Setup of run a:
Design Remoto, start of the top module:
module Remoto(clk,rst,entrada,comando,su,sd,suB,sdB,saida_1,saida1_1,saida2_1,soma_result_1,sinal_A,sinal_B);
parameter inicia            = 2'b00;   
parameter inicia_1          = 2'b01;    
parameter leitura           = 2'b10; 
parameter zera_B    = 3'b010;
parameter zera_tudo = 3'b011;
parameter soma      = 3'b100;
parameter sub       = 3'b101;
parameter muda_sinal= 3'b110;
parameter  DESLIGADO = 0;
parameter  ESPERA = 1;
parameter limite_um      =  4095; 
parameter lid_zero      =  3594;  
parameter  RECEBE_A_DEZ = 2;
parameter  RECEBE_A_UNI = 3;
parameter  MUDA_SINAL_A = 4;
parameter  RECEBE_A_DEZ_B = 5;
parameter  RECEBE_A_UNI_B = 6;
parameter  MUDA_SINAL_B = 7;
parameter  ZERA_TUDO = 8;	
parameter lid_um  			=  3281;  
parameter tempo_zero      =  648;
parameter tempo_bit  =  312;
input         clk;      
input         rst;
input         entrada;    
output reg [7:0] comando;
output reg[6:0] su;
output reg[6:0] sd;
output reg[6:0] suB;
output reg[6:0] sdB; 
wire [8:0] soma_result;
output reg [8:0] soma_result_1;
reg [4:0] estado_m;
reg [7:0] vetorA;
reg [7:0] vetorA_aux;
reg [7:0] vetorA_2;
  ...
clock: 6.52 ns
lec_check: 0
abc_area: 1
cap_margin: 20
core_margin: 2
core_utilization: 70
cts_cluster_diameter: 221
cts_cluster_size: 15
hold_slack_margin: 0.3
max_routing_layer: met4
place_density_lb_addon: 0.11
setup_slack_margin: 1.94
slew_margin: 20
tns_end_percent: 5
run.sh (not shown) runs the stock make flow with config.mk's settings and CLKGATE_MAP_FILE=.
The layout from run a, despite a flow that completed every stage, fails the layout checks, with the failing checks listed as setup timing.
Relative to run a, the following input files were edited for run b:
==> flow/config.mk <==
export PLATFORM = sky130hd
export DESIGN_NAME = Remoto
export DESIGN_NICKNAME = Remoto
export VERILOG_FILES = /design/flow/design.v
export SDC_FILE = /design/flow/constraint.sdc
export NUM_CORES = 4
export LEC_CHECK = 0
export CAP_MARGIN = 20
export CORE_MARGIN = 2
export CORE_UTILIZATION = 40
export SLEW_MARGIN = 20
==> flow/constraint.sdc <==
create_clock -name core_clock -period 14.0 [get_ports {clk}]
set_input_delay 2.8000 -clock core_clock [delete_from_list [all_inputs] [get_ports {clk}]]
set_output_delay 2.8000 -clock core_clock [all_outputs]
set_load 0.01 [all_outputs]
==> comparison <==
- Aoi/oai-family share of the synthesized area: run b higher than run a
- No stage failed in run b, and the final checks on the layout all came back clean.
- Core occupancy in the finished layout in run b is 43 points below run a.
- Note that the final routed wirelength across all metal layers recorded for run b amounts to 0.72 times the value seen in run a.
- Run b: met1 track utilization from global routing is 17 points lower than what run a reported.
- Delta(minimum hold slack, run b - run a) < 0

========
== maple ==
Remoto again, from the RTL that the note above started with.
clock: 14.0 ns
lec_check: 0
abc_area: 1
cap_margin: 20
core_aspect_ratio: 0.5
core_margin: 2
core_utilization: 56
cts_cluster_diameter: 205
cts_cluster_size: 99
place_density: 0.46
setup_slack_margin: -0.41
slew_margin: 20
tns_end_percent: 15
### maple -> tundra
# maple
export LEC_CHECK = 0
export ABC_AREA = 1
export CAP_MARGIN = 20
export CORE_ASPECT_RATIO = 0.5
export CORE_MARGIN = 2
export CORE_UTILIZATION = 56
export CTS_CLUSTER_DIAMETER = 205
export CTS_CLUSTER_SIZE = 99
export PLACE_DENSITY = 0.46
export SETUP_SLACK_MARGIN = -0.41
export SLEW_MARGIN = 20
export TNS_END_PERCENT = 15
create_clock -name core_clock -period 14.0 [get_ports {clk}]
# tundra
export LEC_CHECK = 0
export ABC_AREA = 1
export CAP_MARGIN = 20
export CELL_PAD_IN_SITES_DETAIL_PLACEMENT = 0
export CORE_ASPECT_RATIO = 1.58
export CORE_MARGIN = 2
export CORE_UTILIZATION = 40
export CTS_CLUSTER_DIAMETER = 120
export CTS_CLUSTER_SIZE = 21
export GPL_TIMING_DRIVEN = 0
export PLACE_DENSITY_LB_ADDON = 0.29
export SLEW_MARGIN = 35
create_clock -name core_clock -period 14.0 [get_ports {clk}]
==> comparison <==
Area overhead of the layout relative to synthesis: tundra higher than maple
When the final numbers for tundra and maple were put side by side, the die height turned out to be greater in tundra.
Non-clock buffer count: tundra higher than maple
Changes observed in tundra relative to maple: count of clock-buffer cells in the layout fell by 1; fmax fell by 3.8 MHz; fill cell instance count of the final layout rose by 1172; tap cell instance count rose by 29%.
Summary of tundra over maple: total via count after detailed routing climbed 423, power barely changed.
Summary of the comparison: detailed-routing wirelength on met1 is lower in tundra, relative to maple.
The following lists how amber was set up differently from tundra:
# tundra
export LEC_CHECK = 0
export ABC_AREA = 1
export CAP_MARGIN = 20
export CELL_PAD_IN_SITES_DETAIL_PLACEMENT = 0
export CORE_ASPECT_RATIO = 1.58
export CORE_MARGIN = 2
export CORE_UTILIZATION = 40
export CTS_CLUSTER_DIAMETER = 120
export CTS_CLUSTER_SIZE = 21
export GPL_TIMING_DRIVEN = 0
export PLACE_DENSITY_LB_ADDON = 0.29
export SLEW_MARGIN = 35
create_clock -name core_clock -period 14.0 [get_ports {clk}]
# amber
export LEC_CHECK = 0
export ABC_AREA = 1
export CAP_MARGIN = 20
export CELL_PAD_IN_SITES_DETAIL_PLACEMENT = 0
export CORE_ASPECT_RATIO = 1.39
export CORE_MARGIN = 2
export CORE_UTILIZATION = 40
export CTS_CLUSTER_SIZE = 28
export SLEW_MARGIN = 20
create_clock -name core_clock -period 14.0 [get_ports {clk}]
### Flow results
Changes observed in amber relative to tundra: cell leakage power about even; critical path depth rose 5.1%.
When amber is set beside tundra, its number of standard-cell rows in the floorplan turns out to be 5 smaller.

========
Remoto again, from the RTL that the note above started with.
clock: 18.6 ns
lec_check: 0
cap_margin: 35
cell_pad_in_sites_global_placement: 2
core_aspect_ratio: 0.58
core_margin: 2
core_utilization: 20
cts_cluster_diameter: 344
min_routing_layer: met2
place_density_lb_addon: 0.04
setup_slack_margin: 2.6
slew_margin: 20
The baseline finished with timing, DRC and antenna clean.
==> next run, changes <==
CAP_MARGIN = 20   (was 35)
CELL_PAD_IN_SITES_GLOBAL_PLACEMENT = not set   (was 2)
CORE_ASPECT_RATIO = not set   (was 0.58)
CORE_UTILIZATION = 59   (was 20)
CTS_CLUSTER_DIAMETER = not set   (was 344)
MIN_ROUTING_LAYER = not set   (was met2)
PLACE_DENSITY_LB_ADDON = not set   (was 0.04)
SETUP_SLACK_MARGIN = not set   (was 2.6)
clock period = 6.18 ns   (was 18.6 ns; I/O delays follow)
Effect: With this change the flow completed and failed the layout checks on negative setup slack. Sequential power climbs to 3.0 times its value. Total power goes up to 2.9 times its value. Clock power rises to 2.9 times its value. Core utilization went up by 53 points. Sequential share of layout area is lower by 1.6 points.
==> next run, changes <==
ABC_AREA = 1   (was not set)
CORE_UTILIZATION = 68   (was 59)
CTS_CLUSTER_DIAMETER = 221   (was not set)
The changed run completed and failed the layout checks on negative setup slack.
Power came out lower by about 0.36%.
Core utilization rises by 12 points.
First-iteration DRC count is higher by about 150%.
Final area went up by about 2.4%.
Via count increases by about 20%.
Clock-buffer cell count is higher by 2.
Routed wire length rose by 38%.
Setup slack degrades by 0.48 ns.
Maximum frequency falls by 6.9%.
Clock power barely changes.
==> next run, changes <==
CORE_UTILIZATION = 72   (was 68)
CTS_CLUSTER_DIAMETER = not set   (was 221)
CTS_CLUSTER_SIZE = 99   (was not set)
PLACE_DENSITY = 0.39   (was not set)
clock period = 9.21 ns   (was 6.18 ns; I/O delays follow)
With this change the flow completed without violations. Sequential share of layout area came out higher by 2.8 points. Final area came out lower by 14%. Wire length came out lower by 34%. Die area came out lower by 5.4%. First-iteration DRC count came out lower by 60%. Via count came out lower by 18%. Worst hold slack gets worse by 0.010 ns. Global-route usage came out higher by 0.36 points.

========
run 1:
Remoto again, from the RTL that the note above started with.
Settings: LEC_CHECK=0, ABC_AREA=0, CAP_MARGIN=15, CORE_ASPECT_RATIO=0.52, CORE_MARGIN=3, CORE_UTILIZATION=71, CTS_CLUSTER_DIAMETER=346, CTS_CLUSTER_SIZE=99, GPL_ROUTABILITY_DRIVEN=0, PLACE_DENSITY_LB_ADDON=0.04, SETUP_SLACK_MARGIN=-0.92, SLEW_MARGIN=20; clock period 11.8 ns.
## Diff of input files: run 2 against run 1
Settings: CORE_MARGIN changed from 3 to 2; CORE_ASPECT_RATIO removed (was 0.52); ABC_AREA changed from 0 to 1; CTS_CLUSTER_DIAMETER changed from 346 to 198; TNS_END_PERCENT newly set to 5; CTS_CLUSTER_SIZE changed from 99 to 59; SETUP_SLACK_MARGIN changed from -0.92 to 0.26; MAX_ROUTING_LAYER newly set to met4; the clock period (ns, I/O delays scaled along) changed from 11.8 to 6.49.
Findings:
Compared with run 1, run 2 shows a sequential share of layout area that is 2.0 points lower. Run 2 vs run 1, combined global-route utilization of all metal layers went up by 3.0 points. Run 2 vs run 1, power share of the clock group went up by 0.7 points. Run 2 — parity-gate share of the synthesized area counting xor and xnor cells 3.4 points lower, run 1 as reference. Although run 2 finished all stages, its layout failed final checks on negative setup slack. Every stage of the flow completed for run 1, and the final layout passed the timing, DRC and antenna checks. In run 2, the number of cells on the critical path came out about 40% above the value in run 1. Run 2 vs run 1, destination of the critical timing path: saida1_1[2] vs saida1_1[5].
#### Input delta (run 3 over run 2)
Settings: changing ABC_AREA from 1 to 0; removing MAX_ROUTING_LAYER (formerly met4); changing SETUP_SLACK_MARGIN from 0.26 to -0.92; changing CORE_MARGIN from 2 to 3; removing TNS_END_PERCENT (formerly 5); changing CTS_CLUSTER_DIAMETER from 198 to 346; changing CTS_CLUSTER_SIZE from 59 to 100; changing the clock period (ns, I/O delays scaled along) from 6.49 to 11.8.
[summary]
From run 3 to run 2, iteration count of the initial detailed-routing pass did not move at all.
Run 3 has completed all stages; timing, DRC and antenna checks passed.
Worst path required time delta for run 3 relative to run 2: 4250 ps higher
Summary of run 3 over run 2: met1 usage in global routing moved down; signed area change from the synthesized netlist to the final layout saw a decrease; post-route non-filler standard cell count fell 542.
Diff run 3 and run 2: cell area after layout higher in run 2
When run 3 is set beside run 2, its actual slew at the worst max-slew pin turns out to be 140 ps larger.
Summary — net count entering floorplan, run 3 relative to run 2: lower, by about 17%.
Changes in run 4 relative to run 3:
Settings: an added MAX_ROUTING_LAYER of met4; a change of GPL_ROUTABILITY_DRIVEN from 0 to 1; a change of CTS_CLUSTER_SIZE from 100 to 15; a deleted SETUP_SLACK_MARGIN that had been -0.92; a change of ABC_AREA from 0 to 1; a change of CTS_CLUSTER_DIAMETER from 346 to 196; a change of CORE_MARGIN from 3 to 2; a change of the clock period (ns, I/O delays scaled along) from 11.8 to 6.82.
Findings:
- For run 3, the start point of the critical path was soma_result_1[4], unlike run 4, where it was soma_result_1[3].
- Compared with run 3, in run 4 switching power total climbed 65%; total non-filler cell area in the finished layout climbed about 8%; wire length climbed 12%; internal power consumption climbed 68%.
- Run 4: flow complete, layout not clean; failing: negative setup slack
- Run 4 ends up with a total placed cells including tap cells that is 476 higher than in run 3.
- Run 3 has a lower number of rows created at floorplan than run 4.
> inputs changed (run 4 -> run 5)
Settings: MAX_ROUTING_LAYER removed (was met4); CTS_CLUSTER_DIAMETER removed (was 196); CORE_UTILIZATION changed from 71 to 70; GPL_ROUTABILITY_DRIVEN removed (was 1); CAP_MARGIN changed from 15 to 20; PLACE_DENSITY_LB_ADDON removed (was 0.04); CTS_CLUSTER_SIZE removed (was 15); the clock period (ns, I/O delays scaled along) changed from 6.82 to 7.17.
--- outcome ---
Run 5 ran to completion and came out clean on the timing, DRC and antenna checks. Endpoint of the most critical setup path = saida_1[1]: run 4; endpoint of the most critical setup path = saida_1[0]: run 5. Delta (run 5 minus run 4): wire length -about 7%, via count of the first global-routing pass -564, cell-internal power -0.000069 W, clock network power consumption -5.2%. Between run 4 and run 5, global routing usage on met3 decreased. Run 5 vs run 4: post-CTS repair timing setup buffer count down. On global-route met2 utilization: between run 5 and run 4, it ends up higher for run 4. The lower first-iteration DRC count of run 5 and run 4 is in run 5. In run 5 the sequential power turned out 4.9% lower than in run 4. Comparing run 5 against run 4, there is no change at all in number of clock sinks seen by CTS.
No activity file was given, so power comes from the tool's default toggle rates.
